== exp/violet ==
Design pointwise_layer_stream, start of the top module:
module pointwise_layer_stream #(
    parameter DATA_W   = 8,
    parameter ACC_W    = 64,
    parameter CIN      = 16,
    parameter COUT     = 16,
    parameter PAR_CIN       = 8,
    parameter PAR_COUT       = 4
)(
    input  wire clk,
    input  wire reset,
    input  wire [CIN*DATA_W-1:0]  s_axis_tdata,
    input  wire                   s_axis_tvalid,
    output wire                   s_axis_tready,
    output wire [COUT*DATA_W-1:0] m_axis_tdata,
    output wire                   m_axis_tvalid,
    input  wire                   m_axis_tready,
    input  wire                         pw_wr_en,
    input  wire [$clog2(COUT*CIN)-1:0]  pw_wr_addr,
    input  wire signed [DATA_W-1:0]     pw_wr_data,
    output wire o_intr
);
Settings: LEC_CHECK=0, CAP_MARGIN=20, CORE_MARGIN=2, CORE_UTILIZATION=15, SLEW_MARGIN=20; clock period 12.7 ns.
run.sh (not shown) runs the stock make flow with config.mk's settings and CLKGATE_MAP_FILE=.
The following lists how exp/maple was set up differently from exp/violet:
Settings: CORE_UTILIZATION changed from 15 to 65; the clock period (ns, I/O delays scaled along) changed from 12.7 to 8.12.
==> results <==
- Wire length on met2 ended up about 5.5% lower on exp/maple than on exp/violet.
- Against exp/violet, exp/maple reports a detailed-route wire length that is lower.
- exp/maple vs exp/violet: final area down by a little under 10%
- In the reports for exp/maple and exp/violet, the smaller final standard cell utilization of the core belongs to exp/violet.
- Of the two candidates, exp/violet has the better post-route worst setup slack and exp/maple the worse one.
- exp/maple -> exp/violet: average size of a mapped cell delta 0, exact match
- Against exp/violet, exp/maple comes in 3.7 points higher on logic gate fraction of the total cell area.
- Compared with exp/violet, exp/maple is hungrier on power.
- Changes observed in exp/maple relative to exp/violet: data arrival time of the critical path went down; met2 layer usage reported by global route went up; count of clock-buffer cells in the layout went down.
Here is what was changed in the inputs of exp/sierra compared with exp/maple.
Settings: CTS_CLUSTER_DIAMETER newly set to 400; PLACE_DENSITY_LB_ADDON newly set to 0.02; ABC_AREA newly set to 1; SETUP_SLACK_MARGIN newly set to -0.17; CORE_UTILIZATION changed from 65 to 72; the clock period (ns, I/O delays scaled along) changed from 8.12 to 6.11.
==> results <==
Leakage power summed over all cells (exp/maple / exp/sierra): 0.814. exp/sierra does worse than exp/maple on overall power after layout. Area added between synthesis and finish, exp/sierra and exp/maple: lower on exp/sierra. Combinational power share for exp/sierra: 10 points up relative to exp/maple. Comparing exp/sierra and exp/maple, the higher share of the clock period used by the worst path is on exp/sierra. exp/sierra vs exp/maple: global-route track usage on met3 up. Cell count, exp/sierra vs exp/maple: up by more than a quarter.
Input-level comparison between exp/willow and exp/sierra:
Settings: putting GPL_TIMING_DRIVEN at 1 where nothing was set; putting PLACE_DENSITY at 0.42 where nothing was set; putting GPL_ROUTABILITY_DRIVEN at 1 where nothing was set; putting TNS_END_PERCENT at 75 where nothing was set; putting CTS_CLUSTER_SIZE at 19 where nothing was set; putting CORE_ASPECT_RATIO at 0.8 where nothing was set; swapping -0.17 for 1.25 in SETUP_SLACK_MARGIN; clearing ABC_AREA, which used to be 1; clearing PLACE_DENSITY_LB_ADDON, which used to be 0.02; swapping 400 for 96 in CTS_CLUSTER_DIAMETER; swapping 6.11 for 4.2 in the clock period (ns, I/O delays scaled along).
Results
- Finished, but not clean: exp/willow, with negative setup slack.
- exp/sierra reached the end of the flow, and the finished layout is clean on the timing, design-rule and antenna checks.
- For post-layout net count, dividing the value from exp/willow by the value from exp/sierra gives 0.80.
- Global-route wire length before repair in exp/willow is about 8% below exp/sierra.
- The cell count number comes out higher for exp/sierra vs exp/willow.
- Delta (exp/willow minus exp/sierra): effective utilization at floorplan stayed essentially flat; combinational group share of total power fell by 3.2 points.

* * *

## lane 1
Starting RTL as in the previous note.
make LEC_CHECK=0 CAP_MARGIN=20 CORE_ASPECT_RATIO=0.8 CORE_MARGIN=4 CORE_UTILIZATION=72 CTS_CLUSTER_DIAMETER=96 CTS_CLUSTER_SIZE=19 GPL_ROUTABILITY_DRIVEN=0 GPL_TIMING_DRIVEN=1 SETUP_SLACK_MARGIN=-0.07 SLEW_MARGIN=20 TNS_END_PERCENT=75 finish   # period 4.1 ns
The layout from lane 1, despite a flow that completed every stage, fails the layout checks, with the failing checks listed as setup timing.
diff inputs: lane 1 => lane 2
# lane 1
export LEC_CHECK = 0
export CAP_MARGIN = 20
export CORE_ASPECT_RATIO = 0.8
export CORE_MARGIN = 4
export CORE_UTILIZATION = 72
export CTS_CLUSTER_DIAMETER = 96
export CTS_CLUSTER_SIZE = 19
export GPL_ROUTABILITY_DRIVEN = 0
export GPL_TIMING_DRIVEN = 1
export SETUP_SLACK_MARGIN = -0.07
export SLEW_MARGIN = 20
export TNS_END_PERCENT = 75
create_clock -name core_clock -period 4.1 [get_ports {clk}]
# lane 2
export LEC_CHECK = 0
export CAP_MARGIN = 40
export CORE_MARGIN = 2
export CORE_UTILIZATION = 72
export CTS_CLUSTER_DIAMETER = 96
export CTS_CLUSTER_SIZE = 14
export PLACE_DENSITY = 0.38
export SETUP_SLACK_MARGIN = -0.15
export SLEW_MARGIN = 20
create_clock -name core_clock -period 3.7 [get_ports {clk}]
## What came out
Tool error DPL-0033 stopped lane 2 during global routing (5_1_grt); no final results.
Measured against lane 1, the number of buffers created by CTS of lane 2 comes out at 1.3 times the reference value.
Lane 1 -> lane 2: aoi/oai-family share of the synthesized area delta 0, exact match
When lane 2 is set beside lane 1, its number of placed cells counting well taps turns out to be 436 larger.
Effective utilization at floorplan: lane 1 vs lane 2, no meaningful difference
Area inside the core boundary: lane 1 vs lane 2, no meaningful difference
The post-detailed-placement half-perimeter wirelength of lane 2 and that of lane 1 are within noise of each other.
Reported for lane 2 and lane 1, share of flip-flops with an asynchronous set or reset after synthesis turned out identical to the last digit.
Die size: lane 2 is under lane 1
Lane 2 and lane 1 ended up with nearly the same synthesized area.
Of lane 2 and lane 1, the run reporting the higher total cell area at the placement stage was lane 2.
The number of buffers added for setup after CTS reported for lane 2 is smaller than that of lane 1 by 29.
Modified inputs, lane 3 compared to lane 2
# lane 2
export LEC_CHECK = 0
export CAP_MARGIN = 40
export CORE_MARGIN = 2
export CORE_UTILIZATION = 72
export CTS_CLUSTER_DIAMETER = 96
export CTS_CLUSTER_SIZE = 14
export PLACE_DENSITY = 0.38
export SETUP_SLACK_MARGIN = -0.15
export SLEW_MARGIN = 20
create_clock -name core_clock -period 3.7 [get_ports {clk}]
# lane 3
export LEC_CHECK = 0
export CAP_MARGIN = 20
export CORE_MARGIN = 2
export CORE_UTILIZATION = 45
export SLEW_MARGIN = 20
create_clock -name core_clock -period 5.26 [get_ports {clk}]
[summary]
Lane 2 failed in global routing (5_1_grt) with DPL-0033. Lane 3 reached the final stage; the timing, design-rule and antenna checks on its layout passed. [lane 3 vs lane 2] post-detailed-placement half-perimeter wirelength: lower in lane 3. For horizontal die dimension, dividing the value from lane 2 by the value from lane 3 gives 0.79. Compared with lane 2, lane 3 shows a die boundary height that is about 26% higher. The post-detailed-placement cell area number comes out lower for lane 3 vs lane 2.
Setup changes, lane 3 to lane 4
# lane 3
export LEC_CHECK = 0
export CAP_MARGIN = 20
export CORE_MARGIN = 2
export CORE_UTILIZATION = 45
export SLEW_MARGIN = 20
create_clock -name core_clock -period 5.26 [get_ports {clk}]
# lane 4
export LEC_CHECK = 0
export ABC_AREA = 1
export CAP_MARGIN = 20
export CORE_MARGIN = 2
export CORE_UTILIZATION = 65
export SLEW_MARGIN = 20
create_clock -name core_clock -period 2.89 [get_ports {clk}]
[summary]
- Lane 4 finished every stage; the final checks, however, were not passed, the failures being setup timing.
- Against lane 3, lane 4 comes in 32 mm higher on sum of met3 wire segment lengths after detailed routing.
- Delta (lane 4 minus lane 3): number of nets at floorplan went up about 35%, biggest fanout along the worst timing path now smaller, multi-input combinational cell count increased by 5484 relative to the old numbers, mean post-synth cell area shows a reduction of about 24%.
- Compared with lane 3, in lane 4 fmax went up 14%; area overhead of the layout relative to synthesis rose 8.2 points.
- Lane 3 reports its cell with the largest stage delay on the worst path as sky130_fd_sc_hd__dfxtp_1 while lane 4 reports sky130_fd_sc_hd__fa_1.
Modified inputs, lane 5 compared to lane 4
# lane 4
export LEC_CHECK = 0
export ABC_AREA = 1
export CAP_MARGIN = 20
export CORE_MARGIN = 2
export CORE_UTILIZATION = 65
export SLEW_MARGIN = 20
create_clock -name core_clock -period 2.89 [get_ports {clk}]
# lane 5
export LEC_CHECK = 0
export ABC_AREA = 1
export CAP_MARGIN = 20
export CELL_PAD_IN_SITES_DETAIL_PLACEMENT = 1
export CELL_PAD_IN_SITES_GLOBAL_PLACEMENT = 3
export CORE_ASPECT_RATIO = 0.8
export CORE_MARGIN = 2
export CORE_UTILIZATION = 65
export CTS_CLUSTER_DIAMETER = 96
export CTS_CLUSTER_SIZE = 82
export GPL_ROUTABILITY_DRIVEN = 0
export GPL_TIMING_DRIVEN = 0
export HOLD_SLACK_MARGIN = -0.01
export SETUP_SLACK_MARGIN = 2.1
export SLEW_MARGIN = 20
export TNS_END_PERCENT = 75
create_clock -name core_clock -period 9.41 [get_ports {clk}]
Notes after the runs:
The log for lane 5 ends in global placement without I/O (3_1_place_gp_skip_io) with error GPL-0301, so the run never completed.
Between lane 4 and lane 5, horizontal die dimension increased.
Per the comparison of lane 5 with lane 4, cell count in the Yosys report ~0 delta; area after synthesis ~0 delta; height of the chip -10%; post-synth area from yosys stat ~0 delta; tally of unique sky130hd cells used after synthesis ~0 delta.
Summary: with lane 4 as the reference, number of rows in the core area in lane 5 moved down by more than 10%.
Die area: lane 4 vs lane 5, no meaningful difference
Power and IR drop assume default switching activity.
